==> build 16: inputs <==
## AHB2CAN_top
module AHB2CAN_top
(
	input logic HCLK, HRESETn, HWRITE, HSEL,
	input logic [31:0] HADDR, HWDATA,
	input logic [1:0] HTRANS,
	input logic [2:0] HBURST, HSIZE,
	output logic [31:0] HRDATA,
	output logic HRESP, HREADYOUT,
	input logic rx_data,
	output logic tx_data
);
clock: 4.94 ns
lec_check: 0
cap_margin: 5
cell_pad_in_sites_detail_placement: 0
cell_pad_in_sites_global_placement: 0
core_margin: 2
core_utilization: 72
cts_cluster_diameter: 348
cts_cluster_size: 15
max_routing_layer: met4
place_density_lb_addon: 0.02
setup_slack_margin: 1.41
slew_margin: 20
run.sh (not shown) runs the stock make flow with config.mk's settings and CLKGATE_MAP_FILE=.
==> build 37: changes against build 16 <==
==> flow/config.mk (replaced) <==
export PLATFORM = sky130hd
export DESIGN_NAME = AHB2CAN_top
export DESIGN_NICKNAME = AHB2CAN_top
export VERILOG_FILES = /design/flow/design.v
export SDC_FILE = /design/flow/constraint.sdc
export NUM_CORES = 4
export LEC_CHECK = 0
export CAP_MARGIN = 20
export CELL_PAD_IN_SITES_DETAIL_PLACEMENT = 0
export CELL_PAD_IN_SITES_GLOBAL_PLACEMENT = 0
export CORE_MARGIN = 2
export CORE_UTILIZATION = 72
export CTS_CLUSTER_DIAMETER = 97
export CTS_CLUSTER_SIZE = 29
export MAX_ROUTING_LAYER = met4
export PLACE_DENSITY_LB_ADDON = 0.14
export SLEW_MARGIN = 20
==> flow/constraint.sdc (replaced) <==
create_clock -name core_clock -period 16.0 [get_ports {HCLK}]
set_input_delay 3.2000 -clock core_clock [delete_from_list [all_inputs] [get_ports {HCLK}]]
set_output_delay 3.2000 -clock core_clock [all_outputs]
set_load 0.01 [all_outputs]
==> trial 88: changes against build 16 <==
==> flow/config.mk (replaced) <==
export PLATFORM = sky130hd
export DESIGN_NAME = AHB2CAN_top
export DESIGN_NICKNAME = AHB2CAN_top
export VERILOG_FILES = /design/flow/design.v
export SDC_FILE = /design/flow/constraint.sdc
export NUM_CORES = 4
export LEC_CHECK = 0
export CAP_MARGIN = 20
export CORE_MARGIN = 2
export CORE_UTILIZATION = 40
export MIN_ROUTING_LAYER = met2
export SETUP_SLACK_MARGIN = 1.73
export SLEW_MARGIN = 20
==> flow/constraint.sdc (replaced) <==
create_clock -name core_clock -period 10.0 [get_ports {HCLK}]
set_input_delay 2.0000 -clock core_clock [delete_from_list [all_inputs] [get_ports {HCLK}]]
set_output_delay 2.0000 -clock core_clock [all_outputs]
set_load 0.01 [all_outputs]
==> results <==
| item | trial 88 | build 16 | build 37 |
|---|---|---|---|
| P_leak | 12.8 nW | 13.6 nW | 11.9 nW |
| Fraction of area in multi-input gates | 0.392 | 0.405 | 0.419 |
| Number of buffers created by CTS | 82 | 55 | 29 |
| Die W | 283 um | 212 um | 212 um |
| CTS-repair resized insts | 8 | 58 | 0 |
| Largest net degree at the start of global routing | 87 | 144 | 184 |
| Syn-to-layout area delta | 13.7% | 15.8% | 6.06% |
| Hold path startpoint | CANbus.RX_SR.RX_SR.parallel_out[12] | - | CANbus.RX_SR.RX_SR.parallel_out[28] |
| Mean routed wirelength per cell | 23.3 um | 26.2 um | 23.6 um |
| Setup skew after layout | 0.0538 ns | 0.0785 ns | 0.0490 ns |
| Most crowded layer after global routing | met3 | met2 | met2 |
| Sequential power | 0.00301 W | 0.00609 W | 0.00188 W |
| Outcome | failed layout checks | finished clean | finished clean |
| Reasons for failing layout checks | DRC | - | - |
| End point of the most critical hold path | CANbus.RX_SR.RX_SR.parallel_out[13] | - | CANbus.RX_SR.RX_SR.parallel_out[29] |
| Path class of the lowest-slack min-delay path | register to register | input pin to asynchronous set/reset pin | register to register |
| Number of H-tree branching levels | 3 | 2 | 1 |
| Slew margin rel. | 0.155 | 0.313 | 0.206 |
| Combinational power | 0.000129 W | - | 0.0000720 W |
| Actual transition at the worst max-transition pin | 1.27 ns | 1.03 ns | 1.18 ns |


==> yarrow: inputs <==
Starting RTL as in the previous note.
==> flow/config.mk <==
export PLATFORM = sky130hd
export DESIGN_NAME = AHB2CAN_top
export DESIGN_NICKNAME = AHB2CAN_top
export VERILOG_FILES = /design/flow/design.v
export SDC_FILE = /design/flow/constraint.sdc
export NUM_CORES = 4
export LEC_CHECK = 0
export CAP_MARGIN = 20
export CELL_PAD_IN_SITES_GLOBAL_PLACEMENT = 1
export CORE_MARGIN = 9
export CORE_UTILIZATION = 48
export CTS_CLUSTER_DIAMETER = 257
export CTS_CLUSTER_SIZE = 30
export HOLD_SLACK_MARGIN = 0.28
export MAX_ROUTING_LAYER = met4
export SLEW_MARGIN = 25
==> flow/constraint.sdc <==
create_clock -name core_clock -period 10.0 [get_ports {HCLK}]
set_input_delay 2.0000 -clock core_clock [delete_from_list [all_inputs] [get_ports {HCLK}]]
set_output_delay 2.0000 -clock core_clock [all_outputs]
set_load 0.01 [all_outputs]
==> raven (differences from yarrow) <==
==> flow/config.mk (replaced) <==
export PLATFORM = sky130hd
export DESIGN_NAME = AHB2CAN_top
export DESIGN_NICKNAME = AHB2CAN_top
export VERILOG_FILES = /design/flow/design.v
export SDC_FILE = /design/flow/constraint.sdc
export NUM_CORES = 4
export LEC_CHECK = 0
export CAP_MARGIN = 20
export CORE_MARGIN = 2
export CORE_UTILIZATION = 40
export SLEW_MARGIN = 20
==> flow/constraint.sdc (replaced) <==
create_clock -name core_clock -period 8.89 [get_ports {HCLK}]
set_input_delay 1.7780 -clock core_clock [delete_from_list [all_inputs] [get_ports {HCLK}]]
set_output_delay 1.7780 -clock core_clock [all_outputs]
set_load 0.01 [all_outputs]
==> maple (differences from yarrow) <==
==> flow/config.mk (replaced) <==
export PLATFORM = sky130hd
export DESIGN_NAME = AHB2CAN_top
export DESIGN_NICKNAME = AHB2CAN_top
export VERILOG_FILES = /design/flow/design.v
export SDC_FILE = /design/flow/constraint.sdc
export NUM_CORES = 4
export LEC_CHECK = 0
export CAP_MARGIN = 20
export CORE_MARGIN = 2
export CORE_UTILIZATION = 72
export CTS_CLUSTER_SIZE = 39
export PLACE_DENSITY_LB_ADDON = 0.27
export SLEW_MARGIN = 20
==> flow/constraint.sdc (replaced) <==
create_clock -name core_clock -period 5.46 [get_ports {HCLK}]
set_input_delay 1.0920 -clock core_clock [delete_from_list [all_inputs] [get_ports {HCLK}]]
set_output_delay 1.0920 -clock core_clock [all_outputs]
set_load 0.01 [all_outputs]
==> results <==
| quantity | maple | raven | yarrow |
|---|---|---|---|
| Destination of the worst register-to-register timing path | CANbus.data_stored_command[19] | CANbus.data_stored_command[5] | CANbus.temp_rx_data[25] |
| Flop share of the area | 45.9% | 44.7% | 47.8% |
| Wire length after detailed routing | 85900 um | 88000 um | 87500 um |
| Cell count after placement | 3205 | 3654 | 3461 |
| Via density per instance | 7.19 | 6.08 | 6.35 |
| Fillers | 2410 | 6966 | 5626 |
| Met1 WL | 30500 um | 37200 um | 36500 um |
| Power dissipated by switching net loads | 0.00252 W | 0.00168 W | 0.00111 W |
| Core area | 0.0429 mm^2 | 0.0772 mm^2 | 0.0637 mm^2 |
| Clock network fraction of total power | 49.1% | 52.0% | 34.2% |
| CTS Buf Count | 75 | 82 | 28 |
| Detailed route wirelength on metal3 | 8100 um | 6580 um | 3840 um |
| Number of ordinary and repair buffers in the finished layout | 134 | 128 | 129 |
| Fin area | 0.0348 mm^2 | 0.0357 mm^2 | 0.0334 mm^2 |
| Tapcell count | 585 | 1040 | 846 |
| Rows | 76 | 102 | 92 |
| Hold_sp | CANbus.RX_SR.RX_SR.parallel_out[22] | CANbus.RX_SR.RX_SR.parallel_out[15] | CANbus.RX_SR.RX_SR.parallel_out[6] |
| Pre-CTS WS | 0.298 ns | 1.27 ns | 1.51 ns |
| Outcome | finished clean | finished clean | finished clean |
| Static leakage | 12.8 nW | 13.0 nW | 11.9 nW |


==> inputs of 07-14 <==
AHB2CAN_top again, from the RTL that the note above started with.
clock: 1.72 ns
lec_check: 0
cap_margin: 20
core_margin: 2
core_utilization: 72
cts_cluster_size: 10
hold_slack_margin: 0.29
place_density_lb_addon: 0.2
setup_slack_margin: 0.46
slew_margin: 20
==> 01-06: changes against 07-14 <==
- ABC_AREA: not set -> 1
- CTS_CLUSTER_SIZE: 10 -> 97
- PLACE_DENSITY: not set -> 0.35
- PLACE_DENSITY_LB_ADDON: 0.2 -> not set
==> flow_summary.yaml <==
# flow metrics
die:
  die_h_um: 247
  coreArea_um2: 58700
run_status:
  stop_stage: "4_1_cts"
  outcome: "did not finish"
  error_line: "[ERROR DPL-0033] detailed placement checks failed during check placement."
synthesis:
  ys_seq_share_pct: 37.5
  synth-adder-area-share_pct: 0.970
  synth-compound-area-share_pct: 18.9
  topCombFamilyByArea: "simple AND/OR/NAND/NOR gates"
place:
  placed_area_um2: 50700
Source of the figures above: 01-06

==> flow_summary.yaml <==
# flow metrics
run_status:
  stop_stage: "5_1_grt"
  error_line: "[ERROR GRT-0232] Routing congestion too high. Check the congestion heatmap in the GUI."
  outcome: "did not finish"
synthesis:
  top_cells_by_area: "dfxtp_1, mux4_2, dfrtp_1"
  synthArstFlopShare_pct: 23.1
  ys_seq_share_pct: 51.2
  synth-compound-area-share_pct: 21.4
  synth-edff-count: 0
  avgSynthCellArea_um2: 11.1
  synth-adder-area-share_pct: 1.33
  topCombFamilyByArea: "AND-OR/OR-AND gates"
  top_area_cell: "dfxtp_1"
  yosys.cell_types.count: 72
place:
  placed_area_um2: 35400
die:
  coreArea_um2: 42900
global_route:
  grt_usage_pct: 89.9
Source of the figures above: 07-14



==> run E: inputs <==
Starting RTL as in the previous note.
export LEC_CHECK = 0
export CAP_MARGIN = 20
export CORE_MARGIN = 2
export CORE_UTILIZATION = 72
export CTS_CLUSTER_DIAMETER = 372
export PLACE_DENSITY = 0.66
export SETUP_SLACK_MARGIN = 0.72
export SLEW_MARGIN = 20
export TNS_END_PERCENT = 5
create_clock -name core_clock -period 4.95 [get_ports {HCLK}]
==> run R (differences from run E) <==
--- a/flow/config.mk
+++ b/flow/config.mk
@@ -9,7 +9,8 @@
 export CORE_MARGIN = 2
 export CORE_UTILIZATION = 72
-export CTS_CLUSTER_DIAMETER = 372
-export PLACE_DENSITY = 0.66
-export SETUP_SLACK_MARGIN = 0.72
+export CTS_CLUSTER_DIAMETER = 100
+export CTS_CLUSTER_SIZE = 14
+export HOLD_SLACK_MARGIN = -0.08
+export PLACE_DENSITY = 0.39
+export SETUP_SLACK_MARGIN = 0.69
 export SLEW_MARGIN = 20
-export TNS_END_PERCENT = 5
==> flow/constraint.sdc (replaced) <==
create_clock -name core_clock -period 4.94 [get_ports {HCLK}]
set_input_delay 0.9880 -clock core_clock [delete_from_list [all_inputs] [get_ports {HCLK}]]
set_output_delay 0.9880 -clock core_clock [all_outputs]
set_load 0.01 [all_outputs]
==> run Z (differences from run E) <==
--- a/flow/config.mk
+++ b/flow/config.mk
@@ -9,7 +9,4 @@
 export CORE_MARGIN = 2
 export CORE_UTILIZATION = 72
-export CTS_CLUSTER_DIAMETER = 372
-export PLACE_DENSITY = 0.66
-export SETUP_SLACK_MARGIN = 0.72
+export SETUP_SLACK_MARGIN = 0.46
 export SLEW_MARGIN = 20
-export TNS_END_PERCENT = 5
==> flow/constraint.sdc (replaced) <==
create_clock -name core_clock -period 1.72 [get_ports {HCLK}]
set_input_delay 0.3440 -clock core_clock [delete_from_list [all_inputs] [get_ports {HCLK}]]
set_output_delay 0.3440 -clock core_clock [all_outputs]
set_load 0.01 [all_outputs]
==> run G (differences from run E) <==
--- a/flow/config.mk
+++ b/flow/config.mk
@@ -9,7 +9,7 @@
 export CORE_MARGIN = 2
 export CORE_UTILIZATION = 72
-export CTS_CLUSTER_DIAMETER = 372
-export PLACE_DENSITY = 0.66
-export SETUP_SLACK_MARGIN = 0.72
+export CTS_CLUSTER_DIAMETER = 100
+export CTS_CLUSTER_SIZE = 14
+export PLACE_DENSITY_LB_ADDON = 0.29
+export SETUP_SLACK_MARGIN = 0.69
 export SLEW_MARGIN = 20
-export TNS_END_PERCENT = 5
==> flow/constraint.sdc (replaced) <==
create_clock -name core_clock -period 4.94 [get_ports {HCLK}]
set_input_delay 0.9880 -clock core_clock [delete_from_list [all_inputs] [get_ports {HCLK}]]
set_output_delay 0.9880 -clock core_clock [all_outputs]
set_load 0.01 [all_outputs]
==> comparison <==
Run R ran to the end with no violations. Run G produced a layout that fails on setup timing. Run Z died in global routing. Run E ran to the end with no violations.
Non-clock buffer count, highest first: run R, run G, run E.
In sequential cell count, run G and run E do not differ.
In sequential power, run G and run E hardly differ.
Clock skew is about the same in run G and run E.
Count of clock-buffer cells in the layout: run R is higher than run E (8).
Combinational power is about the same in run R and run G.
Total power: run E > run G > run R.
In run G the wire length is larger than in run R, by about 1.8%.
Die size is the same in run Z and run G.
The highest hold slack belongs to run G, the lowest to run R.
In sequential share of layout area, run E and run R hardly differ.
==> figures <==
                                                                               run E                            run R                            run G           run Z
Normalized max-slew margin                                                     0.308                            0.271                            0.199               -
Result of the run                                            complete, no violations          complete, no violations         finished with violations  did not finish
Failing step                                                                       -                                -                                -  global routing
Reasons for failing layout checks                                                  -                                -                     setup timing               -
Final hold slack                                                              186 ps                           138 ps                           188 ps               -
Depth of the most critical reg-to-reg path                                         7                                7                                7               -
Placed standard-cell area                                               32,100 sq um                     32,100 sq um                     32,100 sq um    35,200 sq um
Critical Path Slowest Stage Cell                                             dfxtp_2                          dfxtp_2                          dfxtp_2               -
Via count normalized by instance count                                          7.06                             7.03                             7.28               -
Inverters excl. clock                                                             45                               45                               45               -
Power in combinational cells                                                  250 uW                           249 uW                           246 uW               -
IR Drop Worst-Case VDD                                                      0.355 mV                         0.310 mV                         0.312 mV               -
RR Startpoint                                        CFIFO.READ_COUNTER.count_out[3]  CFIFO.READ_COUNTER.count_out[0]  CFIFO.READ_COUNTER.count_out[1]               -
Biggest power consumer among the groups                                    registers                        registers                        registers               -
Worst-path fanout max                                                              2                                2                                2               -
Setup TNS                                                                       0 ps                             0 ps                          -109 ps               -
Diodes inserted                                                                    0                                0                                0               -
Data required time of the critical path                                      3960 ps                          3950 ps                          3950 ps               -
Summed area of non-filler cells in the final layout                     35,100 sq um                     35,100 sq um                     34,800 sq um               -
Fraction of power consumed by the clock network                                0.482                            0.426                            0.428               -
Total length of routed wires                                               85,600 um                        85,800 um                        87,300 um               -
Num tapcells                                                                     585                              585                              585               -
Seq pwr                                                                      6090 uW                          6100 uW                          6100 uW               -
Post-place setup slack                                                        290 ps                           172 ps                           207 ps         -976 ps
Hold bufs inserted after CTS                                                       0                                0                                0               1
No activity file was given, so power comes from the tool's default toggle rates.
